// ALU_TOP
module ALU_TOP #(parameter Width = 16)
( 
input        [Width-1 :0]                                 A,
input        [Width-1 :0]                                 B,
input        [3:0]                                        ALU_FUN,
input                                                     CLK,
input                                                     RST,
output       [Width-1 :0]                                 Arith_OUT,
output                                                    Arith_Flag,
output                                                    Carry_OUT,
output       [Width-1 :0]                                 Logic_Out,
output                                                    Logic_Flag,
output       [Width-1 :0]                                 CMP_OUT,
output                                                    CMP_Flag,
output                                                    Shift_Flag,
output       [Width-1 :0]                                 Shift_OUT
);
clock: 26.6 ns
lec_check: 0
cap_margin: 20
core_margin: 2
core_utilization: 68
cts_cluster_diameter: 44
cts_cluster_size: 87
hold_slack_margin: -0.1
slew_margin: 20
run.sh (not shown) runs the stock make flow with config.mk's settings and CLKGATE_MAP_FILE=.
The first run stopped in 5_1_grt with GRT-0116.
Rerun with:
- ABC_AREA: default -> 1
- CORE_UTILIZATION: 68 -> 72
- CTS_CLUSTER_DIAMETER: 44 -> default
- CTS_CLUSTER_SIZE: 87 -> default
- HOLD_SLACK_MARGIN: -0.1 -> default
- PLACE_DENSITY: default -> 0.86
- clock period: 26.6 -> 12.3 ns (I/O delays scaled with it)
Result: The new run aborted during 3_5_place_dp (DPL-0033); die size falls by 0.90%; synthesized cell count rises by 22%; area after synthesis goes up by 4.9%.
Rerun with:
- CORE_UTILIZATION: 72 -> 58
- CTS_CLUSTER_DIAMETER: default -> 171
- CTS_CLUSTER_SIZE: default -> 98
- MAX_ROUTING_LAYER: default -> met4
- PLACE_DENSITY: 0.86 -> default
- clock period: 12.3 -> 32.0 ns (I/O delays scaled with it)
What happened:
- This time the run finished with timing, DRC and antenna clean
- die size came out higher by 23%
- synthesized area does not change
- synthesized cell count is unchanged
Rerun with:
- ABC_AREA: 1 -> default
- CORE_UTILIZATION: 58 -> 40
- CTS_CLUSTER_DIAMETER: 171 -> default
- CTS_CLUSTER_SIZE: 98 -> default
- MAX_ROUTING_LAYER: met4 -> default
After rerunning: The new run ran to the end with no violations. Routed wire length came out higher by roughly a tenth. Global-route usage came out lower by 8.3 points. Sequential power barely changes. Sequential cell count is unchanged. Total power came out higher by about a fifth. Via count came out lower by a few percent.
Rerun with:
- ABC_AREA: default -> 1
- CORE_UTILIZATION: 40 -> 36
- CTS_CLUSTER_DIAMETER: default -> 81
- CTS_CLUSTER_SIZE: default -> 67
- MAX_ROUTING_LAYER: default -> met4
What happened: Via count increases by 0.32%. Final area decreases by 4.8%. Synthesized cell count increases by 22%. Worst hold slack gets better by 16 ps. Power decreases by 16%. Critical path depth increases by 61. Clock-buffer cell count stays the same. Die area increases by 16%. Clock power decreases by 15%. Maximum frequency increases by 3.8%. Non-clock buffer count decreases by 189.
Rerun with:
- ABC_AREA: 1 -> default
- CORE_UTILIZATION: 36 -> 66
- CTS_CLUSTER_DIAMETER: 81 -> 234
- CTS_CLUSTER_SIZE: 67 -> default
Result: Power came out higher by 19%; core utilization came out higher by 39 points; global-route usage came out higher by 21 points; setup slack gets worse by 1500 ps; maximum frequency came out lower by about 5%; clock-buffer cell count does not change; combinational power came out higher by about 25%; die size came out lower by 47%; cell area came out higher by about 1.6%; first-iteration DRC count came out higher by about 60%.

---

The RTL this note starts from:
==> flow/design.v <==
module Decoder(
input       [3:2]            ALU_FUN,
output      reg              Logic_Enable,
output      reg              Shift_Enable,
output      reg              Arith_Enable,
output      reg              CMP_Enable
);
always @(*)               
 begin 
  case (ALU_FUN)
		   2'b00 : 
		   begin 
		    Arith_Enable = 1'b1;
			Shift_Enable = 1'b0;
			Logic_Enable = 1'b0;
			CMP_Enable = 1'b0;
		   end
		   2'b01 :                                       
		   begin 
		    Arith_Enable = 1'b0;
			Shift_Enable = 1'b0;
			Logic_Enable = 1'b1;
			CMP_Enable = 1'b0;
		   end
		   2'b10 :                                       
		   begin 
		    Arith_Enable = 1'b0;
			Shift_Enable = 1'b0;
			Logic_Enable = 1'b0;
			CMP_Enable = 1'b1;
		   end
		   2'b11 :                                       
		   begin 
		    Arith_Enable = 1'b0;
			Shift_Enable = 1'b1;
			Logic_Enable = 1'b0;
			CMP_Enable = 1'b0;
		   end
	endcase 
end 	
endmodule
module Arith_Unit #(parameter Width = 16)
(
input     [Width-1 :0]                 A,
input     [Width-1 :0]                 B,
input                                  CLK,
input                                  RST,
input       [1:0]                      ALU_FUN,
input                                  Arith_Enable,
output      reg[Width-1 :0]            Arith_OUT,
output      reg                        Carry_OUT,
output      reg                        Arith_Flag
);
wire                         High; 
wire                         LOW;
reg   [Width-1 :0]           Arith_OUT_R;
reg                          Arith_Flag_R;
reg                          Carry_OUT_R;
always @(*) 
 begin
  Carry_OUT_R = 1'b0;
  Arith_Flag_R = Arith_Enable;
  if (Arith_Enable)  
   begin 
            Arith_Flag_R = High;
	  case (ALU_FUN)
			   2'b00 :                                       
			   begin 
			   {Carry_OUT_R , Arith_OUT_R} = A + B;
			   end
			   2'b01 :                                      
			   begin 
			   Arith_OUT_R = A - B;
			   end
			   2'b10 :                                      
			   begin
			   Arith_OUT_R = A * B ;
			   end
			   2'b11 :                                     
			   begin
			   Arith_OUT_R = (B == {Width{1'b0}}) ? {Width{1'b1}} : A / B ;
			   end
		endcase 
	end
   else 
    begin
	  Arith_OUT_R= 16'b0;	
	end	
end 	
always @(posedge CLK or negedge RST)                 
 begin 
	 if (!RST)
	  begin
	    Arith_OUT <= 16'b0;
	    Arith_Flag <= 1'b0;
		Carry_OUT <= 1'b0;
	  end
	 else 
	  begin
	    Arith_OUT <= Arith_OUT_R;
 	    Arith_Flag <= Arith_Flag_R;
		Carry_OUT <= Carry_OUT_R;
	  end
 end
assign High = 1'b1;
assign LOW = 1'b0;
endmodule   
module Logic_Unit  #(parameter Width = 16)
(
input       [Width-1 :0]               A,
input       [Width-1 :0]               B,
input                                  CLK,
input       [1:0]                      ALU_FUN,
input                                  RST,
input                                  Logic_Enable,
output      reg                        Logic_Flag,
output      reg[Width-1 :0]            Logic_OUT
);
wire                         High; 
wire                         LOW;
reg    [Width-1 :0]          Logic_OUT_R;
reg                          Logic_Flag_R;
always @(*)               
 begin 
  Logic_Flag_R = Logic_Enable;
  if (Logic_Enable)
   begin
               Logic_Flag_R = High;
	  case (ALU_FUN)
			   2'b00 :                                       
			   begin
			   Logic_OUT_R = A & B;
			   end
			   2'b01 :                                       
			   begin
			   Logic_OUT_R = A | B;
			   end
			   2'b10 :                                       
			   begin
			   Logic_OUT_R = ~(A & B);
			   end
			   2'b11 :                                        
			   begin
			   Logic_OUT_R = ~(A | B);
			   end
		endcase
     end	
	else		
	 begin
	 Logic_OUT_R = 16'b0;
	 end
end 	
always @ (posedge CLK or negedge RST)                 
 begin 
 if (!RST)
  begin
  Logic_OUT <= 16'b0;
  Logic_Flag <= 1'b0;
  end
 else
  begin 
  Logic_OUT <= Logic_OUT_R;
  Logic_Flag <= Logic_Flag_R;
  end
end
assign High = 1'b1;
assign LOW = 1'b0;
endmodule   
module CMP_Unit #(parameter Width = 16)
(
input       [Width-1 :0]               A,
input       [Width-1 :0]               B,
input                                  CLK,
input       [1:0]                      ALU_FUN,
input                                  RST,
input                                  CMP_Enable,
output      reg                        CMP_Flag,
output      reg[Width-1 :0]            CMP_OUT
);
wire                         High; 
wire                         LOW;
reg   [Width-1 :0]           CMP_OUT_R;
reg                          CMP_Flag_R;
always @(*)               
 begin 
  CMP_Flag_R = CMP_Enable;
  CMP_OUT_R = 16'b0;
  if (CMP_Enable)
   begin
               CMP_Flag_R = High;
	  case (ALU_FUN)
			   2'b00 : 
			   begin                                   
				 CMP_OUT_R = 16'b0000;
				 end
			   2'b01 : 
			   begin 
				if (A == B)                                      
				 CMP_OUT_R = 16'b0001;
				 end
			   2'b10 :                                        
			   begin 
				if ( A > B)
				 CMP_OUT_R = 16'b0010;
				 end
			   2'b11 :                                       
			   begin
				if (A < B)
				 CMP_OUT_R = 16'b0011;
				 end
		endcase 
	end
  else
   begin
    CMP_OUT_R = 16'b0;
  end	
end 	
always @ (posedge CLK or negedge RST)                 
begin 
 if (!RST)
  begin
  CMP_OUT <= 16'b0;
  CMP_Flag <= 1'b0;
  end
 else
  begin 
  CMP_OUT <= CMP_OUT_R;
  CMP_Flag <= CMP_Flag_R;
  end
end
assign High = 1'b1;
assign LOW = 1'b0;
endmodule   
module Shift_Unit #(parameter Width = 16)
(
input       [Width-1 :0]                  A,
input       [Width-1 :0]                  B,
input                                     CLK,
input       [1:0]                         ALU_FUN,
input                                     RST,
input                                     Shift_Enable,
output      reg                           Shift_Flag,
output      reg[Width-1 :0]               Shift_OUT
);
wire                         High; 
wire                         LOW;
reg   [Width-1 :0]           Shift_OUT_R;
reg                          Shift_Flag_R;
always @(*)               
 begin 
  Shift_Flag_R = Shift_Enable;
  if (Shift_Enable)
   begin
              Shift_Flag_R = High;
	  case (ALU_FUN)
			   2'b00 :                                        
			   begin 
			   Shift_OUT_R = A >> 16'b0001;
			   end
			   2'b01 :                                        
			   begin
			   Shift_OUT_R = A << 16'b0001;
			   end
			   2'b10 :                                        
			   begin 
			   Shift_OUT_R = B >> 16'b0001;
			   end
			   2'b11 :                                        
			   begin
			   Shift_OUT_R = B << 16'b0001;
			   end
		endcase 
	end
  else
   begin 
     Shift_OUT_R = 16'b0;
  end	 
end 	
always @ (posedge CLK or negedge RST)                 
 begin 
  if (!RST)
   begin 
  Shift_OUT <= 16'b0;
  Shift_Flag <= 1'b0;
   end
  else
   begin  
  Shift_OUT <= Shift_OUT_R;
  Shift_Flag <= Shift_Flag_R;
  end
end
assign High = 1'b1;
assign LOW = 1'b0;
endmodule   
module ALU_TOP #(parameter Width = 16)
( 
input        [Width-1 :0]                                 A,
input        [Width-1 :0]                                 B,
input        [3:0]                                        ALU_FUN,
input                                                     CLK,
input                                                     RST,
output       [Width-1 :0]                                 Arith_OUT,
output                                                    Arith_Flag,
output                                                    Carry_OUT,
output       [Width-1 :0]                                 Logic_Out,
output                                                    Logic_Flag,
output       [Width-1 :0]                                 CMP_OUT,
output                                                    CMP_Flag,
output                                                    Shift_Flag,
output       [Width-1 :0]                                 Shift_OUT
);
wire      Shift_Enable,Logic_Enable,Arith_Enable,CMP_Enable;
Decoder DUT1 (
.ALU_FUN(ALU_FUN[3:2]),
.Logic_Enable(Logic_Enable),
.Shift_Enable(Shift_Enable),
.Arith_Enable(Arith_Enable),
.CMP_Enable(CMP_Enable)
);
Arith_Unit DUT2 (
.A(A),
.B(B),
.CLK(CLK),
.RST(RST),
.ALU_FUN(ALU_FUN[1:0]),
.Arith_Enable(Arith_Enable),
.Arith_OUT(Arith_OUT),
.Carry_OUT(Carry_OUT),
.Arith_Flag(Arith_Flag)
);
Logic_Unit DUT3 (
.A(A),
.B(B),
.CLK(CLK),
.RST(RST),
.ALU_FUN(ALU_FUN[1:0]),
.Logic_Enable(Logic_Enable),
.Logic_Flag(Logic_Flag),
.Logic_OUT(Logic_Out)
);
CMP_Unit DUT4 (
.A(A),
.B(B),
.CLK(CLK),
.RST(RST),
.ALU_FUN(ALU_FUN[1:0]),
.CMP_Enable(CMP_Enable),
.CMP_Flag(CMP_Flag),
.CMP_OUT(CMP_OUT)
);
Shift_Unit DUT5(
.A(A),
.B(B),
.CLK(CLK),
.RST(RST),
.ALU_FUN(ALU_FUN[1:0]),
.Shift_Enable(Shift_Enable),
.Shift_Flag(Shift_Flag),
.Shift_OUT(Shift_OUT)
);
endmodule
clock: 17.4 ns
lec_check: 0
cap_margin: 20
core_margin: 2
core_utilization: 60
slew_margin: 20
The first run failed in global routing (ODB-0269).
Change:
--- a/flow/config.mk
+++ b/flow/config.mk
@@ -10 +10,2 @@
-export CORE_UTILIZATION = 60
+export CORE_UTILIZATION = 54
+export SETUP_SLACK_MARGIN = 5.0
After rerunning:
- With this change the flow completed and failed the layout checks on negative setup slack
- area after synthesis is unchanged
- synthesized cell count is unchanged
- die area increases by 11%
Change:
--- a/flow/config.mk
+++ b/flow/config.mk
@@ -10,2 +10,3 @@
-export CORE_UTILIZATION = 54
-export SETUP_SLACK_MARGIN = 5.0
+export CORE_UTILIZATION = 58
+export CTS_CLUSTER_DIAMETER = 28
+export SETUP_SLACK_MARGIN = 4.99
@@ -12,0 +14 @@
+export TNS_END_PERCENT = 40
Result: The new run finished with negative setup slack left. Sequential share of layout area stays flat. First-iteration DRC count rises by well over a third. Cell area rises slightly. Global-route usage rises by 5.6 points. Sequential cell count is unchanged. Power rises by a few percent. Clock power hardly moves. Worst setup slack degrades by 1400 ps.
Change:
--- a/flow/config.mk
+++ b/flow/config.mk
@@ -10,3 +10 @@
-export CORE_UTILIZATION = 58
-export CTS_CLUSTER_DIAMETER = 28
-export SETUP_SLACK_MARGIN = 4.99
+export CORE_UTILIZATION = 40
@@ -14 +11,0 @@
-export TNS_END_PERCENT = 40
==> flow/constraint.sdc (replaced) <==
create_clock -name core_clock -period 31.4 [get_ports {CLK}]
set_input_delay 6.2800 -clock core_clock [delete_from_list [all_inputs] [get_ports {CLK}]]
set_output_delay 6.2800 -clock core_clock [all_outputs]
set_load 0.01 [all_outputs]
Result: The new run finished with timing, DRC and antenna clean. Synthesized area is unchanged. Combinational power fell by 52%. Routed wire length fell by 24%. Worst hold slack improved by 2800 ps. Die area rose by 44%.
Change:
--- a/flow/config.mk
+++ b/flow/config.mk
@@ -10 +10,3 @@
-export CORE_UTILIZATION = 40
+export CORE_UTILIZATION = 53
+export CTS_CLUSTER_DIAMETER = 232
+export CTS_CLUSTER_SIZE = 98
@@ -11,0 +14 @@
+export TNS_END_PERCENT = 20
==> flow/constraint.sdc (replaced) <==
create_clock -name core_clock -period 32.0 [get_ports {CLK}]
set_input_delay 6.4000 -clock core_clock [delete_from_list [all_inputs] [get_ports {CLK}]]
set_output_delay 6.4000 -clock core_clock [all_outputs]
set_load 0.01 [all_outputs]
What happened: The changed run produced a clean layout; cell count came out lower by a few percent; die area came out lower by a quarter to a third; synthesized area does not change.
Power and IR drop assume default switching activity.
